== JK ==
Design sd_card_top, start of the top module:
module sd_card_top
#(
	parameter  SPI_LOW_SPEED_DIV = 248,          
	parameter  SPI_HIGH_SPEED_DIV = 0            
)
(
	input            clk,
	input            rst,
	output           SD_nCS,                     
	output           SD_DCLK,                    
	output           SD_MOSI,                    
	input            SD_MISO,                    
	output           sd_init_done,               
	input            sd_sec_read,                
	input[31:0]      sd_sec_read_addr,           
	output[7:0]      sd_sec_read_data,           
	output           sd_sec_read_data_valid,     
	output           sd_sec_read_end,            
	input            sd_sec_write,               
	input[31:0]      sd_sec_write_addr,          
	input[7:0]       sd_sec_write_data,          
	output           sd_sec_write_data_req,      
	output           sd_sec_write_end            
);
wire[15:0]           spi_clk_div;                
wire                 cmd_req;                    
wire                 cmd_req_ack;                
wire                 cmd_req_error;              
wire[47:0]           cmd;                        
wire[7:0]            cmd_r1;                     
wire[15:0]           cmd_data_len;               
wire                 block_read_req;             
wire                 block_read_valid;           
wire[7:0]            block_read_data;            
wire                 block_read_req_ack;         
wire                 block_write_req;            
wire[7:0]            block_write_data;           
wire                 block_write_data_rd;        
wire                 block_write_req_ack;        
wire                 nCS_ctrl;                   
wire                 spi_wr_req;                 
wire                 spi_wr_ack;                 
  ...
Size in the first run: about 1200 cells after synthesis, about 200 flip-flops, ~93 I/O pins, about 9900 sq um of cells after synthesis.
==> flow/config.mk <==
export PLATFORM = sky130hd
export DESIGN_NAME = sd_card_top
export DESIGN_NICKNAME = sd_card_top
export VERILOG_FILES = /design/flow/design.v
export SDC_FILE = /design/flow/constraint.sdc
export NUM_CORES = 4
export LEC_CHECK = 0
export ABC_AREA = 1
export CAP_MARGIN = 30
export CELL_PAD_IN_SITES_DETAIL_PLACEMENT = 1
export CORE_MARGIN = 9
export CORE_UTILIZATION = 40
export CTS_CLUSTER_SIZE = 23
export GPL_TIMING_DRIVEN = 0
export SETUP_SLACK_MARGIN = 0.77
export SLEW_MARGIN = 20
export TNS_END_PERCENT = 55
==> flow/constraint.sdc <==
create_clock -name core_clock -period 3.35 [get_ports {clk}]
set_input_delay 0.6700 -clock core_clock [delete_from_list [all_inputs] [get_ports {clk}]]
set_output_delay 0.6700 -clock core_clock [all_outputs]
set_load 0.01 [all_outputs]
run.sh (not shown) runs the stock make flow with config.mk's settings and CLKGATE_MAP_FILE=.
In summary, JK completed successfully, with a layout that passed the timing, design-rule and antenna checks.
--- input diff JK..MS ---
Settings: a deleted TNS_END_PERCENT that had been 55; a change of CAP_MARGIN from 30 to 20; a change of CORE_MARGIN from 9 to 5; a deleted CELL_PAD_IN_SITES_DETAIL_PLACEMENT that had been 1; a deleted SETUP_SLACK_MARGIN that had been 0.77; a deleted CTS_CLUSTER_SIZE that had been 23; a change of the clock period (ns, I/O delays scaled along) from 3.35 to 5.0.
Total wire length: MS and JK compared, higher one is JK. Re detailed-route via count: MS and JK aren't equal, and the higher value belongs to JK. Sequential share of layout area: MS vs JK, no meaningful difference. Count of input and output buffers: JK vs MS identical. Summary of MS over JK: combinational power shows a reduction of 34%; total chip power shows a reduction of 34%; number of non-filler instances in the completed layout shows no meaningful change; number of clock buffers in the layout shows an increase of 2. Looking at global placement routability congestion, MS sits above JK. In the reports for MS and JK, the smaller global-route usage belongs to MS.
The inputs of AL differ from those of MS as listed below.
Settings: SLEW_MARGIN now 10, was 20; ABC_AREA now 0, was 1; SETUP_SLACK_MARGIN now 0.93, previously not set; CORE_MARGIN now 6, was 5; TNS_END_PERCENT now 35, previously not set; CORE_ASPECT_RATIO now 0.61, previously not set; MAX_ROUTING_LAYER now met4, previously not set; CTS_CLUSTER_SIZE now 25, previously not set; CORE_UTILIZATION now 63, was 40.
==> results <==
- Area after synthesis (lower): AL
- From MS to AL the numbers moved as follows: post-route cell area moved down, unique cell type count in the Yosys netlist rose by 14.
- AL: post-detailed-placement half-perimeter wirelength higher than MS
- AL vs. MS: shortest clock period the worst path allows after layout rose 0.36 ns; ratio of total power to cell area fell 4.4%; clock network power share rose 3.4 points; number of nets at floorplan fell 13%.
For TR, these inputs were changed with respect to AL:
Settings: GPL_TIMING_DRIVEN: 0 -> unset; CTS_CLUSTER_SIZE: 25 -> unset; CORE_UTILIZATION: 63 -> 48; CORE_MARGIN: 6 -> 2; SLEW_MARGIN: 10 -> 20; SETUP_SLACK_MARGIN: 0.93 -> unset; ABC_AREA: 0 -> unset; TNS_END_PERCENT: 35 -> unset; MAX_ROUTING_LAYER: met4 -> unset; CORE_ASPECT_RATIO: 0.61 -> unset; the clock period (ns, I/O delays scaled along): 5.0 -> 3.58.
### Flow results
TR ends up with a aggregate routed wire length that is 3.2 mm lower than in AL.
Changes observed in TR relative to AL: share of the core filled by cells before placement fell by 17 points; share of cell area taken by multi-input logic gates stayed essentially flat; violation count after the first detailed-routing iteration fell by 279.
Final cycle utilization of the critical path (TR over AL): increase, 25 points
Looking at overall power consumption, TR sits 1.5 mW above AL.
Diff TR and AL: number of buffers inserted by port buffering lower in AL
Summary of the comparison: footprint of the multi-input gates is higher in TR, relative to AL.
Relative to AL, the final cell area reported for TR is higher.
Relative to AL, logic gate share of total power has gone down in TR.
What PW does differently from TR at the input level:
Settings: setting CTS_CLUSTER_SIZE to 15 for the first time; changing CORE_UTILIZATION from 48 to 70; setting CTS_CLUSTER_DIAMETER to 205 for the first time; setting ABC_AREA to 1 for the first time; changing the clock period (ns, I/O delays scaled along) from 3.58 to 2.24.
### Flow results
- PW did not stop at any stage, and its layout met the timing, design-rule and antenna checks.
- On PW: number of vias after detailed routing is 868 higher than what TR gave.
- Of TR and PW, the run reporting the higher count of distinct cell types in the synthesized netlist was TR.
- Combinational power for PW: 270% up relative to TR
- Initial antenna violation count for PW: 1 down relative to TR
- PW vs TR: average instance area after synthesis down by more than 10%
- Changes observed in PW relative to TR: number of nets produced by synthesis higher, reported net switching power climbed 73%, total of clock buffers placed in the layout dropped 8.

========
Starting RTL as in the previous note.
export LEC_CHECK = 0
export ABC_AREA = 1
export CAP_MARGIN = 0
export CORE_MARGIN = 2
export CORE_UTILIZATION = 72
export CTS_CLUSTER_DIAMETER = 400
export CTS_CLUSTER_SIZE = 10
export PLACE_DENSITY_LB_ADDON = 0.01
export SETUP_SLACK_MARGIN = -0.04
export SLEW_MARGIN = 20
create_clock -name core_clock -period 2.05 [get_ports {clk}]
The first run produced a layout that fails on setup timing.
Change:
==> flow/config.mk (replaced) <==
export PLATFORM = sky130hd
export DESIGN_NAME = sd_card_top
export DESIGN_NICKNAME = sd_card_top
export VERILOG_FILES = /design/flow/design.v
export SDC_FILE = /design/flow/constraint.sdc
export NUM_CORES = 4
export LEC_CHECK = 0
export CAP_MARGIN = 20
export CORE_MARGIN = 2
export CORE_UTILIZATION = 66
export CTS_CLUSTER_SIZE = 15
export SLEW_MARGIN = 20
==> flow/constraint.sdc (replaced) <==
create_clock -name core_clock -period 2.24 [get_ports {clk}]
set_input_delay 0.4480 -clock core_clock [delete_from_list [all_inputs] [get_ports {clk}]]
set_output_delay 0.4480 -clock core_clock [all_outputs]
set_load 0.01 [all_outputs]
The changed run completed and failed the layout checks on setup timing.
Wire length fell by 4.9%.
Worst setup slack is worse by 52 ps.
Total power came out lower by 14%.
Synthesized cell count falls by 14%.
Change:
--- a/flow/config.mk
+++ b/flow/config.mk
@@ -8,5 +8,4 @@
 export CAP_MARGIN = 20
 export CORE_MARGIN = 2
-export CORE_UTILIZATION = 66
-export CTS_CLUSTER_SIZE = 15
+export CORE_UTILIZATION = 40
 export SLEW_MARGIN = 20
==> flow/constraint.sdc (replaced) <==
create_clock -name core_clock -period 5.0 [get_ports {clk}]
set_input_delay 1.0000 -clock core_clock [delete_from_list [all_inputs] [get_ports {clk}]]
set_output_delay 1.0000 -clock core_clock [all_outputs]
set_load 0.01 [all_outputs]
=>
- Now the flow ran to the end with no violations
- area after synthesis is unchanged
- sequential share of layout area rose by 2.6 points
- worst setup slack gets better by 1700 ps
- final cell count climbs by 3.3%
Change:
--- a/flow/config.mk
+++ b/flow/config.mk
@@ -8,4 +8,4 @@
 export CAP_MARGIN = 20
 export CORE_MARGIN = 2
-export CORE_UTILIZATION = 40
+export CORE_UTILIZATION = 16
 export SLEW_MARGIN = 20
==> flow/constraint.sdc (replaced) <==
create_clock -name core_clock -period 5.65 [get_ports {clk}]
set_input_delay 1.1300 -clock core_clock [delete_from_list [all_inputs] [get_ports {clk}]]
set_output_delay 1.1300 -clock core_clock [all_outputs]
set_load 0.01 [all_outputs]
After rerunning: The new run completed with no timing, DRC or antenna violations. Setup slack improved by 450 ps. Sequential cell count stays the same. Core utilization goes down by 29 points. Via count came out higher by 0.81%.
Power figures rest on the tool's default switching activity, not on a simulated workload.
